build 12:
==> flow/design.v (excerpt) <==
module medianFilter(
	output	[7:0]		out, 
	output 	[18:0]	out_address, 
	output				out_valid, 
	output	[18:0]	address_a, 
	output	[18:0]	address_b, 
	input		[7:0]		q_a, 
	input		[7:0]		q_b, 
	input					clk, 
	input 				rst
); 
wire 			ldAddr; 
wire			ldImage; 
wire 			ldFilter; 
wire 			done; 
wire	[2:0]	selAddr; 
wire 	[1:0]	selFilter; 
wire 	[2:0]	selImage; 
DU du(
	.out					(out), 
	.out_address		(out_address), 
	.out_valid			(out_valid), 
	.address_a			(address_a), 
	.address_b			(address_b), 
	.q_a					(q_a), 
	.q_b					(q_b), 
	.clk					(clk), 
	.rst					(rst), 
	.ldAddr				(ldAddr), 
	.selAddr				(selAddr), 
	.ldImage				(ldImage), 
	.selImage			(selImage), 
	.ldFilter			(ldFilter), 
	.selFilter			(selFilter), 
	.done             (done)
); 
CU	cu(
	.ldAddr				(ldAddr), 
	.selAddr				(selAddr), 
	.ldImage				(ldImage), 
	.selImage			(selImage), 
	.ldFilter			(ldFilter), 
	.selFilter			(selFilter), 
	.done					(done), 
	.clk					(clk), 
	.rst					(rst)
); 
endmodule 
For scale: roughly 3300 cells after synthesis, roughly 280 flip-flops, roughly 84 I/O pins, ~25000 um2 of cells after synthesis.
make LEC_CHECK=0 ABC_AREA=1 CAP_MARGIN=20 CORE_MARGIN=2 CORE_UTILIZATION=70 CTS_CLUSTER_DIAMETER=45 PLACE_DENSITY_LB_ADDON=0.28 SETUP_SLACK_MARGIN=1.32 SLEW_MARGIN=20 finish   # period 4.51 ns
run.sh (not shown) runs the stock make flow with config.mk's settings and CLKGATE_MAP_FILE=.
The log for build 12 ends in global routing (5_1_grt) with error GRT-0232, so the run never completed.
Input-level comparison between build 45 and build 12:
# build 12
export LEC_CHECK = 0
export ABC_AREA = 1
export CAP_MARGIN = 20
export CORE_MARGIN = 2
export CORE_UTILIZATION = 70
export CTS_CLUSTER_DIAMETER = 45
export PLACE_DENSITY_LB_ADDON = 0.28
export SETUP_SLACK_MARGIN = 1.32
export SLEW_MARGIN = 20
create_clock -name core_clock -period 4.51 [get_ports {clk}]
# build 45
export LEC_CHECK = 0
export ABC_AREA = 1
export CAP_MARGIN = 20
export CORE_MARGIN = 2
export CORE_UTILIZATION = 70
export HOLD_SLACK_MARGIN = -0.09
export SETUP_SLACK_MARGIN = -0.27
export SLEW_MARGIN = 20
create_clock -name core_clock -period 4.6 [get_ports {clk}]
--- outcome ---
As far as die area is concerned, build 12 and build 45 perform about the same.
Build 45: aborted in global routing (5_1_grt) (tool error)
For synthesized cell area, build 12 and build 45 come out practically identical.
Relative to build 12, the post-cts repair resize count measured on build 45 has decreased by more than 10%.
Going from build 12 to build 45, detailed placement HPWL essentially unchanged, area figure in the yosys stat output essentially unchanged, number of cells in the yosys synthesis report essentially unchanged.
Changes in build 93 relative to build 45:
# build 45
export LEC_CHECK = 0
export ABC_AREA = 1
export CAP_MARGIN = 20
export CORE_MARGIN = 2
export CORE_UTILIZATION = 70
export HOLD_SLACK_MARGIN = -0.09
export SETUP_SLACK_MARGIN = -0.27
export SLEW_MARGIN = 20
create_clock -name core_clock -period 4.6 [get_ports {clk}]
# build 93
export LEC_CHECK = 0
export ABC_AREA = 1
export CAP_MARGIN = 20
export CORE_MARGIN = 2
export CORE_UTILIZATION = 69
export CTS_CLUSTER_DIAMETER = 244
export PLACE_DENSITY = 0.6
export SLEW_MARGIN = 20
create_clock -name core_clock -period 5.63 [get_ports {clk}]
Results
Summary: with build 45 as the reference, die height in build 93 moved up slightly. The count of placed standard cells including taps of build 93 is lower than that of build 45. Die area: build 93 vs build 45 up about 1.4%. Against build 45, build 93 comes in 130 lower on number of resized instances in the post-cts repair step. In the flow results for build 93 and build 45, the final weighted congestion of routability-driven global placement is larger on build 45. Taking build 45 as the reference, in build 93 core utilization at floorplan fell by 1.5 points; cell area after placement fell by 5.8%. Build 93 was carried through to the last stage, and its layout satisfied the timing, DRC and antenna checks.
Inputs modified between build 93 and build 3:
# build 93
export LEC_CHECK = 0
export ABC_AREA = 1
export CAP_MARGIN = 20
export CORE_MARGIN = 2
export CORE_UTILIZATION = 69
export CTS_CLUSTER_DIAMETER = 244
export PLACE_DENSITY = 0.6
export SLEW_MARGIN = 20
create_clock -name core_clock -period 5.63 [get_ports {clk}]
# build 3
export LEC_CHECK = 0
export CAP_MARGIN = 20
export CORE_MARGIN = 2
export CORE_UTILIZATION = 72
export CTS_CLUSTER_DIAMETER = 361
export CTS_CLUSTER_SIZE = 35
export PLACE_DENSITY = 0.65
export SETUP_SLACK_MARGIN = 0.82
export SLEW_MARGIN = 20
create_clock -name core_clock -period 2.84 [get_ports {clk}]
### Flow results
As the logs show, build 3 stopped at clock tree synthesis (4_1_cts) after a tool error, so it never reached the end of the flow.
Compared to build 93, build 3 was floorplanned on a smaller die.
Count of instantiated cells in the yosys netlist was lower in build 3 than in build 93.
Area fraction in xor and xnor cells: build 93 and build 3 compared, higher one is build 3
Compared with build 93, build 3 shows a die extent in y that is about 4.4% lower.
Per the comparison of build 3 with build 93, netlist area before placement has decreased, post-synthesis average cell area has increased.
On build 3: synthesized cell count is 697 lower than what build 93 gave.
For build 65, these inputs were changed with respect to build 3:
# build 3
export LEC_CHECK = 0
export CAP_MARGIN = 20
export CORE_MARGIN = 2
export CORE_UTILIZATION = 72
export CTS_CLUSTER_DIAMETER = 361
export CTS_CLUSTER_SIZE = 35
export PLACE_DENSITY = 0.65
export SETUP_SLACK_MARGIN = 0.82
export SLEW_MARGIN = 20
create_clock -name core_clock -period 2.84 [get_ports {clk}]
# build 65
export LEC_CHECK = 0
export CAP_MARGIN = 20
export CORE_MARGIN = 2
export CORE_UTILIZATION = 40
export PLACE_DENSITY = 0.6
export SLEW_MARGIN = 20
create_clock -name core_clock -period 9.42 [get_ports {clk}]
Results
In build 65 relative to build 3, die area had gone up by more than half.
In the flow results for build 3 and build 65, the number of cells in the design after placement is smaller on build 65.
Delta (build 65 minus build 3): core area has increased; floorplan core density lower; area after synthesis has remained practically unchanged; post-detailed-placement cell area decreased 16%; final estimated routing congestion in global placement lower.
Build 65 finished every step from synthesis to the final layout, and the layout passed the timing, DRC and antenna checks.
Re number of core rows: build 65 is 23 up on build 3.
Relative to build 3, the horizontal extent of the die measured on build 65 has increased by more than a quarter.
On post-DP HPWL, the higher figure sits with build 3, not build 65.
Edits applied to the flow inputs when going from build 65 to build 53:
# build 65
export LEC_CHECK = 0
export CAP_MARGIN = 20
export CORE_MARGIN = 2
export CORE_UTILIZATION = 40
export PLACE_DENSITY = 0.6
export SLEW_MARGIN = 20
create_clock -name core_clock -period 9.42 [get_ports {clk}]
# build 53
export LEC_CHECK = 0
export CAP_MARGIN = 20
export CORE_MARGIN = 2
export CORE_UTILIZATION = 72
export CTS_CLUSTER_SIZE = 54
export PLACE_DENSITY = 0.65
export SLEW_MARGIN = 20
create_clock -name core_clock -period 2.84 [get_ports {clk}]
Notes after the runs:
Tool error DPL-0038 stopped build 53 during clock tree synthesis (4_1_cts); no final results. Comparing build 53 against build 65, there is no change at all in XOR/XNOR share of the synthesized area. Compare build 53 and build 65 | vertical die size lower: build 53. Area after synthesis: build 53 vs build 65 identical.

run M:
The RTL this note starts from:
==> flow/design.v <==
module comparator_9(
	output	[7:0]		out, 
	input					clk, 
	input					ldFilter, 
	input		[1:0]		selFilter, 
	input		[7:0]		in1, 
	input		[7:0]		in2, 
	input		[7:0]		in3, 
	input		[7:0]		in4, 
	input		[7:0]		in5, 
	input		[7:0]		in6, 
	input		[7:0]		in7, 
	input		[7:0]		in8, 
	input		[7:0]		in9
); 
wire	[7:0] max11, max12, max13, max21, max22, max23, max3; 
wire 	[7:0] med11, med12, med13, med21, med22, med23, med3; 
wire	[7:0]	min11, min12, min13, min21, min22, min23, min3; 
wire			en1, en2, en3; 
assign en1 = (ldFilter == 1) && (selFilter == 1); 
assign en2 = (ldFilter == 1) && (selFilter == 2); 
assign en3 = (ldFilter == 1) && (selFilter == 3); 
comparator comp11(.max (max11), .med (med11), .min (min11), .clk (clk), .en (en1), .in_1 (in1), .in_2 (in2), .in_3 (in3)); 
comparator comp12(.max (max12), .med (med12), .min (min12), .clk (clk), .en (en1), .in_1 (in4), .in_2 (in5), .in_3 (in6));
comparator comp13(.max (max13), .med (med13), .min (min13), .clk (clk), .en (en1), .in_1 (in7), .in_2 (in8), .in_3 (in9));
comparator comp21(.max (max21), .med (med21), .min (min21), .clk (clk), .en (en2), .in_1 (max11), .in_2 (max12), .in_3 (max13));
comparator comp22(.max (max22), .med (med22), .min (min22), .clk (clk), .en (en2), .in_1 (med11), .in_2 (med12), .in_3 (med13));
comparator comp23(.max (max23), .med (med23), .min (min23), .clk (clk), .en (en2), .in_1 (min11), .in_2 (min12), .in_3 (min13));
comparator comp3(.max (max3), .med (med3), .min (min3), .clk (clk), .en (en3), .in_1 (min21), .in_2 (med22), .in_3 (max23));
assign out = med3; 
endmodule
module comparator(
	output reg	[7:0]	max, 
	output reg	[7:0]	med, 
	output reg	[7:0]	min,
	input					clk, 
	input					en, 
	input			[7:0]	in_1, 
	input			[7:0]	in_2, 
	input			[7:0]	in_3
);
always@(posedge clk)
begin
	if(en)
	begin
	  if((in_1 >= in_2) && (in_1 >= in_3) && (in_2 >= in_3)) begin max <= in_1; med <= in_2; min <= in_3; end 
	  else if((in_1 >= in_2) && (in_1 >= in_3) && (in_3 >= in_2)) begin max <= in_1; med <= in_3; min <= in_2; end
	  else if((in_2 >= in_1) && (in_2 >= in_3) && (in_1 >= in_3)) begin max <= in_2; med <= in_1; min <= in_3; end
	  else if((in_2 >= in_1) && (in_2 >= in_3) && (in_3 >= in_1)) begin max <= in_2; med <= in_3; min <= in_1; end
	  else if((in_3 >= in_1) && (in_3 >= in_2) && (in_1 >= in_2)) begin max <= in_3; med <= in_1; min <= in_2; end
	  else if((in_3 >= in_1) && (in_3 >= in_2) && (in_2 >= in_1)) begin max <= in_3; med <= in_2; min <= in_1; end
	end
end
endmodule
module CU(
	output reg				ldAddr, 
	output reg	[2:0]		selAddr, 
	output reg				ldImage, 
	output reg	[2:0]		selImage, 
	output reg				ldFilter, 
	output reg 	[1:0]		selFilter, 
	output reg				done,
	input						clk, 
	input						rst
); 
reg	[3:0]	state; 
parameter S0 = 4'b0000, S1 = 4'b0001, S2 = 4'b0010, S3 = 4'b0011, S4 = 4'b0100, 
  S5 = 4'b0101, S6 = 4'b0110, S7 = 4'b0111, S8 = 4'b1000; 
parameter LENGTH = 640, WIDTH = 480; 
always@(posedge clk or negedge rst)
begin 
	if(!rst)	begin 
	  state <= 0;
	  ldAddr <= 0;			selAddr <= 0; 
	  ldImage <= 0;		selImage <= 0; 
	  ldFilter <= 0;		selFilter <= 0;  
	  done <= 0;  
	end
	else
	begin
		  ldAddr <= 0;			selAddr <= 0; 
		  ldImage <= 0;		selImage <= 0; 
		  ldFilter <= 0;		selFilter <= 0;  
		  done <= 0; 
		  case(state)
		  S0: 	begin state <= S1; 	ldAddr <= 1; 	selAddr <= 1; 		end 
		  S1: 	begin state <= S2; 	ldAddr <= 1; 	selAddr <= 2;  ldImage <= 1; 	selImage <= 1; end
		  S2: 	begin state <= S3; 	ldAddr <= 1; 	selAddr <= 3;  ldImage <= 1; 	selImage <= 2; end
		  S3: 	begin state <= S4; 	ldAddr <= 1; 	selAddr <= 4;  ldImage <= 1; 	selImage <= 3; end
		  S4: 	begin state <= S5; 	ldAddr <= 1; 	selAddr <= 5;  ldImage <= 1; 	selImage <= 4; end
		  S5: 	begin state <= S6;   ldImage <= 1; 	selImage <= 5; end		  
		  S6: 	begin state <= S7; 	ldFilter <= 1; 	selFilter <= 1; 	end 
		  S7: 	begin state <= S8; 	ldFilter <= 1; 	selFilter <= 2; 	end
		  S8: 	begin state <= S0; 	ldFilter <= 1; 	selFilter <= 3;   done <= 1; 	end
        default: begin state <= S0; end
        endcase
	end
end
endmodule 
module DU(
	output 		[7:0]		out, 
	output reg	[18:0]	out_address, 
	output reg				out_valid, 
	output		[18:0]	address_a, 
	output		[18:0]	address_b, 
	input			[7:0]		q_a, 
	input			[7:0]		q_b, 
	input 					clk, 
	input						rst, 
	input						ldAddr, 
	input			[2:0]		selAddr, 
	input 					ldImage,  
	input 		[2:0] 	selImage, 
	input 					ldFilter, 
	input 		[1:0]		selFilter, 
	input                done 
); 
reg 	[18:0]	addr_a; 
reg	[18:0]	addr_b; 
reg 	[7:0] 	in1;  
reg 	[7:0] 	in2; 
reg 	[7:0] 	in3;
reg 	[7:0] 	in4;  
reg 	[7:0] 	in5;  
reg 	[7:0] 	in6;  
reg 	[7:0] 	in7;  
reg 	[7:0] 	in8;  
reg 	[7:0] 	in9;
reg [10:0] column;
reg [9:0] row;
reg [1:0] extra_bits;
reg				ldImage_d; 
reg	[2:0]		selImage_d; 
reg				ldFilter_d; 
reg	[1:0]		selFilter_d; 
parameter LENGTH = 480, WIDTH = 640; 
always@(posedge clk or negedge rst)
begin 
  if(!rst) begin 
    ldImage_d <= 0; selImage_d <= 0; 
    ldFilter_d <= 0; selFilter_d <= 0; 
    out_valid <= 0; 
  end 
  else begin 
    ldImage_d <= ldImage; selImage_d <= selImage; 
    ldFilter_d <= ldFilter; selFilter_d <= selFilter; 
    out_valid <= ldFilter_d && (selFilter_d == 3); 
  end 
end
always@(posedge clk or negedge rst)
begin 
  if(!rst) begin 
    column <= 0; row <= 0; 
  end 
  else if(done) begin 
    if(column == LENGTH - 1) 
	   begin column <= 0; row <= (row == WIDTH - 1) ? 10'd0 : row + 1; end 
	 else column <= column + 1; 
  end
end
always@(posedge clk)
begin 
  if(done) out_address <= LENGTH * row + column; 
end
always@(posedge clk or negedge rst) begin
  if(!rst) begin
    addr_a <= 0; addr_b <= 0;
  end
  else if(ldAddr) begin
  if(row > 0 && row < (WIDTH - 1) && column > 0 && column < (LENGTH - 1) ) begin
    case(selAddr)
    1: begin 	{extra_bits, addr_a} <= LENGTH * (row - 1) + column - 1 ; 	
	  			   {extra_bits, addr_b} <= LENGTH * (row - 1) + column; 	
		 end 
    2: begin 	{extra_bits, addr_a} <= LENGTH * (row - 1) + column + 1; 	
				   {extra_bits, addr_b} <= LENGTH * row + column - 1; 			
		 end
    3: begin 	{extra_bits, addr_a} <= LENGTH * row + column; 	
				   {extra_bits, addr_b} <= LENGTH * row + column + 1; 	
		 end
    4: begin 	{extra_bits, addr_a} <= LENGTH * (row + 1) + column - 1; 	
				   {extra_bits, addr_b} <= LENGTH * (row + 1) + column; 	
		 end
    5: begin 	{extra_bits, addr_a} <= LENGTH * (row + 1) + column + 1;
		 end
  endcase
  end
  else if ((row == 0) || (column == 0) || (column == (LENGTH-1)) || (row == (WIDTH-1) )) begin
    if(selAddr != 0)
    begin  {extra_bits, addr_a} <= LENGTH * row + column; 
			  {extra_bits, addr_b} <= LENGTH * row + column;
			  end
  end 
  end  
  end  
assign address_a = addr_a; 
assign address_b = addr_b; 
always@(posedge clk)
begin 
  if(ldImage_d) 
  begin 
    case(selImage_d)
	 1: begin in1 <= q_a; in2 <= q_b; end 
	 2: begin in3 <= q_a; in4 <= q_b; end
	 3: begin in5 <= q_a; in6 <= q_b; end
	 4: begin in7 <= q_a; in8 <= q_b; end
	 5: begin in9 <= q_a; end
    endcase 
  end 
end
comparator_9 comp(	
	.out				(out), 
	.clk				(clk), 
	.ldFilter		(ldFilter_d), 
	.selFilter		(selFilter_d), 
	.in1				(in1), 
	.in2				(in2), 
	.in3				(in3), 
	.in4				(in4), 
	.in5				(in5), 
	.in6				(in6), 
	.in7				(in7), 
	.in8				(in8), 
	.in9				(in9)
);
endmodule 
module medianFilter(
	output	[7:0]		out, 
	output 	[18:0]	out_address, 
	output				out_valid, 
	output	[18:0]	address_a, 
	output	[18:0]	address_b, 
	input		[7:0]		q_a, 
	input		[7:0]		q_b, 
	input					clk, 
	input 				rst
); 
wire 			ldAddr; 
wire			ldImage; 
wire 			ldFilter; 
wire 			done; 
wire	[2:0]	selAddr; 
wire 	[1:0]	selFilter; 
wire 	[2:0]	selImage; 
DU du(
	.out					(out), 
	.out_address		(out_address), 
	.out_valid			(out_valid), 
	.address_a			(address_a), 
	.address_b			(address_b), 
	.q_a					(q_a), 
	.q_b					(q_b), 
	.clk					(clk), 
	.rst					(rst), 
	.ldAddr				(ldAddr), 
	.selAddr				(selAddr), 
	.ldImage				(ldImage), 
	.selImage			(selImage), 
	.ldFilter			(ldFilter), 
	.selFilter			(selFilter), 
	.done             (done)
); 
CU	cu(
	.ldAddr				(ldAddr), 
	.selAddr				(selAddr), 
	.ldImage				(ldImage), 
	.selImage			(selImage), 
	.ldFilter			(ldFilter), 
	.selFilter			(selFilter), 
	.done					(done), 
	.clk					(clk), 
	.rst					(rst)
); 
endmodule 
==> flow/config.mk <==
export PLATFORM = sky130hd
export DESIGN_NAME = medianFilter
export DESIGN_NICKNAME = medianFilter
export VERILOG_FILES = /design/flow/design.v
export SDC_FILE = /design/flow/constraint.sdc
export NUM_CORES = 4
export LEC_CHECK = 0
export CAP_MARGIN = 10
export CELL_PAD_IN_SITES_DETAIL_PLACEMENT = 1
export CELL_PAD_IN_SITES_GLOBAL_PLACEMENT = 3
export CORE_ASPECT_RATIO = 0.54
export CORE_MARGIN = 2
export CORE_UTILIZATION = 44
export CTS_CLUSTER_DIAMETER = 57
export CTS_CLUSTER_SIZE = 43
export GPL_TIMING_DRIVEN = 0
export HOLD_SLACK_MARGIN = 0.03
export MAX_ROUTING_LAYER = met4
export SLEW_MARGIN = 15
==> flow/constraint.sdc <==
create_clock -name core_clock -period 7.0 [get_ports {clk}]
set_input_delay 1.4000 -clock core_clock [delete_from_list [all_inputs] [get_ports {clk}]]
set_output_delay 1.4000 -clock core_clock [all_outputs]
set_load 0.01 [all_outputs]
Run M closes out successfully: all stages finished, all timing, DRC and antenna checks passed.
#### Input delta (run R over run M)
==> flow/config.mk <==
export PLATFORM = sky130hd
export DESIGN_NAME = medianFilter
export DESIGN_NICKNAME = medianFilter
export VERILOG_FILES = /design/flow/design.v
export SDC_FILE = /design/flow/constraint.sdc
export NUM_CORES = 4
export LEC_CHECK = 0
export CAP_MARGIN = 30
export CELL_PAD_IN_SITES_DETAIL_PLACEMENT = 2
export CELL_PAD_IN_SITES_GLOBAL_PLACEMENT = 3
export CORE_MARGIN = 6
export CORE_UTILIZATION = 41
export CTS_CLUSTER_SIZE = 42
export GPL_TIMING_DRIVEN = 0
export MAX_ROUTING_LAYER = met5
export MIN_ROUTING_LAYER = met1
export SETUP_SLACK_MARGIN = 1.41
export SLEW_MARGIN = 35
export TNS_END_PERCENT = 85
Findings:
[run R] first-pass GRT wire length rose about 8% relative to run M
Comparing run R with run M, the combinational power share came out essentially unchanged.
Compare run M and run R | post-detailed-placement half-perimeter wirelength lower: run R
Run R ended up with met2 as its most used routing layer in global routing; run M ended up with met1.
Against run M as the reference, run R delivers a lower net switching share of the total power.
Run R ends up with a routed wirelength normalized by instance count that is 5.0 um higher than in run M.
Power is estimated from default activity; no workload was simulated.
